==> run R <==
==> flow/design.v <==
module booth_sel(
  input [2:0] src,
  output [3:0] sel
);
wire y_add,y,y_sub;
wire sel_negative,sel_double_negative,sel_positive,sel_double_positive;
assign {y_add,y,y_sub} = src;
assign sel_negative =  y_add & (y & ~y_sub | ~y & y_sub);
assign sel_positive = ~y_add & (y & ~y_sub | ~y & y_sub);
assign sel_double_negative =  y_add & ~y & ~y_sub;
assign sel_double_positive = ~y_add &  y &  y_sub;
assign sel={sel_negative,sel_positive,sel_double_negative,sel_double_positive};
endmodule
module booth_result_sel(
  input [3:0] sel,
  input [1:0] src,
  output      p 
);
wire x,x_sub;
wire sel_negative,sel_double_negative,sel_positive,sel_double_positive;
assign {sel_negative,sel_positive,sel_double_negative,sel_double_positive}=sel;
assign {x,x_sub} =src;
assign p = ~(~(sel_negative & ~x) & ~(sel_double_negative & ~x_sub) 
           & ~(sel_positive & x ) & ~(sel_double_positive &  x_sub));
endmodule
module booth_partial
#(
    parameter WIDTH = 34
)
(
  input [2*WIDTH-1:0]  x_src,
  input [2:0] y_src,
  output [2*WIDTH-1:0]   p_result,
  output                cout 
);
wire y_add,y,y_sub;
assign {y_add,y,y_sub} = y_src;
wire [3:0] sel;
wire sel_negative,sel_double_negative,sel_positive,sel_double_positive;
assign {sel_negative,sel_positive,sel_double_negative,sel_double_positive}=sel;
assign cout=sel_negative || sel_double_negative;
booth_sel booth_sel(
    .src    (y_src),
    .sel    (sel)
);
booth_result_sel partial0(.sel (sel), .src ({x_src[0],1'b0}), .p (p_result[0]));
genvar x;
generate for ( x =1;x<WIDTH*2;x=x+1) begin : gen_partial
    booth_result_sel partial(.sel (sel), .src (x_src[x:x-1]), .p (p_result[x]));
end endgenerate
endmodule
module switch_17x68bits(
   input [1155:0] part_group,
      output [1155:0] sw_group
);
wire [67:0] po16,po15,po14,po13,po12,po11,po10,po09,po08,po07,po06,po05,po04,po03,po02,po01,po00;
assign {po16,po15,po14,po13,po12,po11,po10,po09,po08,po07,po06,po05,po04,po03,po02,po01,po00} = part_group;
genvar x;
generate for ( x =0;x<68;x=x+1) begin : gen_switch
    assign sw_group[(x+1)*17-1:x*17] = {po16[x],po15[x],po14[x],po13[x],po12[x],po11[x],po10[x],po09[x],
                                     po08[x],po07[x],po06[x],po05[x],po04[x],po03[x],po02[x],po01[x],po00[x]};
end endgenerate
endmodule
module walloc_17bits(
    input [16:0] src_in,
    input [13:0]  cin,
    output [13:0] cout_group,
    output      cout,s
);
wire [13:0] c;
wire [4:0] first_s;
csa csa0 (.in (src_in[16:14]), .cout (c[4]), .s (first_s[4]) );
csa csa1 (.in (src_in[13:11]), .cout (c[3]), .s (first_s[3]) );
csa csa2 (.in (src_in[10:08]), .cout (c[2]), .s (first_s[2]) );
csa csa3 (.in (src_in[07:05]), .cout (c[1]), .s (first_s[1]) );
csa csa4 (.in (src_in[04:02]), .cout (c[0]), .s (first_s[0]) );
wire [3:0] secnod_s;
csa csa5 (.in ({first_s[4:2]}             ), .cout (c[8]), .s (secnod_s[3]));
csa csa6 (.in ({first_s[1:0],src_in[1]}   ), .cout (c[7]), .s (secnod_s[2]));
csa csa7 (.in ({src_in[0],cin[4:3]}       ), .cout (c[6]), .s (secnod_s[1]));
csa csa8 (.in ({cin[2:0]}                 ), .cout (c[5]), .s (secnod_s[0]));
wire [1:0] thrid_s;
csa csa9 (.in (secnod_s[3:1]          ), .cout (c[10]), .s (thrid_s[1]));
csa csaA (.in ({secnod_s[0],cin[6:5]} ), .cout (c[09]), .s (thrid_s[0]));
wire [1:0] fourth_s;
csa csaB (.in ({thrid_s[1:0],cin[10]} ),  .cout (c[12]), .s (fourth_s[1]));
csa csaC (.in ({cin[9:7]             }),  .cout (c[11]), .s (fourth_s[0]));
wire fifth_s;
csa csaD (.in ({fourth_s[1:0],cin[11]}),  .cout (c[13]), .s (fifth_s));
csa csaE (.in ({fifth_s,cin[13:12]}   ),  .cout (cout),  .s  (s));
assign cout_group = c;
endmodule
module csa(
  input [2:0] in,
  output cout,s
);
wire a,b,cin;
assign a=in[2];
assign b=in[1];
assign cin=in[0];
assign s = a ^ b ^ cin;
assign cout = a & b | b & cin | a & cin;
endmodule
module booth_walloc# (parameter COMPUTER_WIDTH=32,parameter WIDTH =COMPUTER_WIDTH+2)
(
  input               clk           ,
  input               reset         ,
  input  [COMPUTER_WIDTH:0] src1,
  input  [COMPUTER_WIDTH:0] src2,
  input         in_valid,
  output reg    in_ready,
  output reg    out_valid,
  output [COMPUTER_WIDTH*2-1:0] result
);
reg [WIDTH-1:0] multiplier;
reg [WIDTH*2-1:0] multiplicand;
reg first_doing;
wire ready_to_doing;
assign ready_to_doing = in_ready && in_valid;
always@(posedge clk ) begin
      if (reset ) begin
        in_ready <=1'b0;
      end
      else begin
        in_ready<=1'b1;
      end
      if (ready_to_doing) begin
        first_doing<=1'b1;
      end
      else begin
        first_doing <= 1'b0;
      end
      out_valid <= first_doing;
end
always @(posedge clk ) begin
  if (ready_to_doing) begin
    multiplicand <= {{WIDTH{src1[COMPUTER_WIDTH]}},src1};
    multiplier <= {src2[COMPUTER_WIDTH],src2};
  end
end
wire [1155:0] part_group;
wire [16:0]   part_cout;
booth_partial part0 (.x_src (multiplicand), .y_src({multiplier[1:0],1'b0}), 
                        .p_result (part_group[67:0]), .cout(part_cout[0]));
genvar x;
generate for ( x =1;x<17;x=x+1) begin : gen_walloc_partial
booth_partial part (
                    .x_src ({multiplicand[2*WIDTH-1-2*x:0],
                    {2*x{1'b0}}}), 
                    .y_src({multiplier[(x+1)*2-1:x*2-1]}), 
                    .p_result (part_group[(x+1)*68-1:x*68]), .cout(part_cout[x]));
end endgenerate
wire [1155:0] swo_group; 
switch_17x68bits switch (.part_group (part_group), .sw_group (swo_group));
wire [937:0] wt_cout; 
wire [66:0]  wt_c;
wire [67:0]  wt_s;
walloc_17bits walloc00 (.src_in (swo_group[16:0]), .cin({part_cout[13:0]}), 
                    .cout_group (wt_cout[13:0]),  .cout(wt_c[0]), .s (wt_s[0]));
genvar y;
generate for ( y =1;y<67;y=y+1) begin : gen_walloc
walloc_17bits walloc  (.src_in (swo_group[(y+1)*17-1:y*17]), .cin({wt_cout[y*14-1:(y-1)*14]}), 
                    .cout_group (wt_cout[(y+1)*14-1:y*14]),  .cout(wt_c[y]), .s (wt_s[y]));
end endgenerate
walloc_17bits walloc67(.src_in (swo_group[1155:1139]), .cin({wt_cout[937:924]}), 
                    .cout_group (),  .cout(), .s (wt_s[67]));
reg [67:0] wt_s_buf,wt_c_buf;
reg  part_next_highest_bit;
always@(posedge clk ) begin
  if (first_doing) begin
    wt_c_buf <= {wt_c,part_cout[14]};
    wt_s_buf <= {wt_s};
    part_next_highest_bit <= part_cout[15];
  end
end
wire [WIDTH*2-1:0] adder_a;
wire [WIDTH*2-1:0] adder_b;
wire              adder_cin;
wire [WIDTH*2-1:0] adder_result;
wire        adder_cout;
assign adder_a   = wt_c_buf;
assign adder_b   = wt_s_buf;
assign adder_cin = part_next_highest_bit;
assign {adder_cout, adder_result} = adder_a + adder_b + {{WIDTH*2-2{1'b0}},adder_cin};
assign result = adder_result[COMPUTER_WIDTH*2-1:0];
endmodule
==> flow/run.sh <==
#!/bin/bash
# the make line also repeats each setting of config.mk as NAME=value (left out here)
make -C /OpenROAD-flow-scripts/flow DESIGN_CONFIG=/design/flow/config.mk WORK_HOME=/design/flow/orfs CLKGATE_MAP_FILE= finish
==> flow/config.mk <==
export PLATFORM = sky130hd
export DESIGN_NAME = booth_walloc
export DESIGN_NICKNAME = booth_walloc
export VERILOG_FILES = /design/flow/design.v
export SDC_FILE = /design/flow/constraint.sdc
export NUM_CORES = 4
export LEC_CHECK = 0
export ABC_AREA = 1
export CAP_MARGIN = 20
export CORE_ASPECT_RATIO = 1.02
export CORE_MARGIN = 2
export CORE_UTILIZATION = 70
export CTS_CLUSTER_DIAMETER = 346
export CTS_CLUSTER_SIZE = 37
export GPL_ROUTABILITY_DRIVEN = 0
export MAX_ROUTING_LAYER = met5
export MIN_ROUTING_LAYER = met1
export PLACE_DENSITY = 0.65
export SLEW_MARGIN = 20
export TNS_END_PERCENT = 5
==> flow/constraint.sdc <==
create_clock -name core_clock -period 3.89 [get_ports {clk}]
set_input_delay 0.7780 -clock core_clock [delete_from_list [all_inputs] [get_ports {clk}]]
set_output_delay 0.7780 -clock core_clock [all_outputs]
set_load 0.01 [all_outputs]
==> run P: changes against run R <==
Settings changed: CELL_PAD_IN_SITES_DETAIL_PLACEMENT from default to 2, CORE_ASPECT_RATIO 1.02 to default, CORE_MARGIN 2 to 5, CORE_UTILIZATION 70 to 47, CTS_CLUSTER_DIAMETER 346 to default, CTS_CLUSTER_SIZE 37 to default, HOLD_SLACK_MARGIN from default to 0.06, MIN_ROUTING_LAYER met1 to default, PLACE_DENSITY 0.65 to default, PLACE_DENSITY_LB_ADDON from default to 0.23, TNS_END_PERCENT 5 to default.
==> flow/constraint.sdc (replaced) <==
create_clock -name core_clock -period 7.5 [get_ports {clk}]
set_input_delay 1.5000 -clock core_clock [delete_from_list [all_inputs] [get_ports {clk}]]
set_output_delay 1.5000 -clock core_clock [all_outputs]
set_load 0.01 [all_outputs]
==> COMMIT_EDITMSG <==
Store results of the implementation flow

- The floorplan step set the die height to between 200 and 300 um.
- Post-CTS timing repair inserted roughly 40 buffers for setup.
- Per the run summary, the flow got no further than global routing.
- After global routing the overflow that remains totals 3.
- Placement-stage worst setup slack: -1340 ps
- Placed instance count: around 6400
- The tool reported: "[ERROR GRT-0116] Global routing finished with congestion. Check the congestion regions in the DRC Viewer".
* Die Area: a little over 60000 sq um
- The flow did not finish.
That was run R.
==> COMMIT_EDITMSG <==
Store results of the implementation flow

- Outcome: stopped before the end
- Overflow after GRT: between 300 and 400
- Error: [ERROR GRT-0116] Global routing finished with congestion. Check the congestion regions in the DRC Viewer.
* Exit stage: global routing
That was run P.
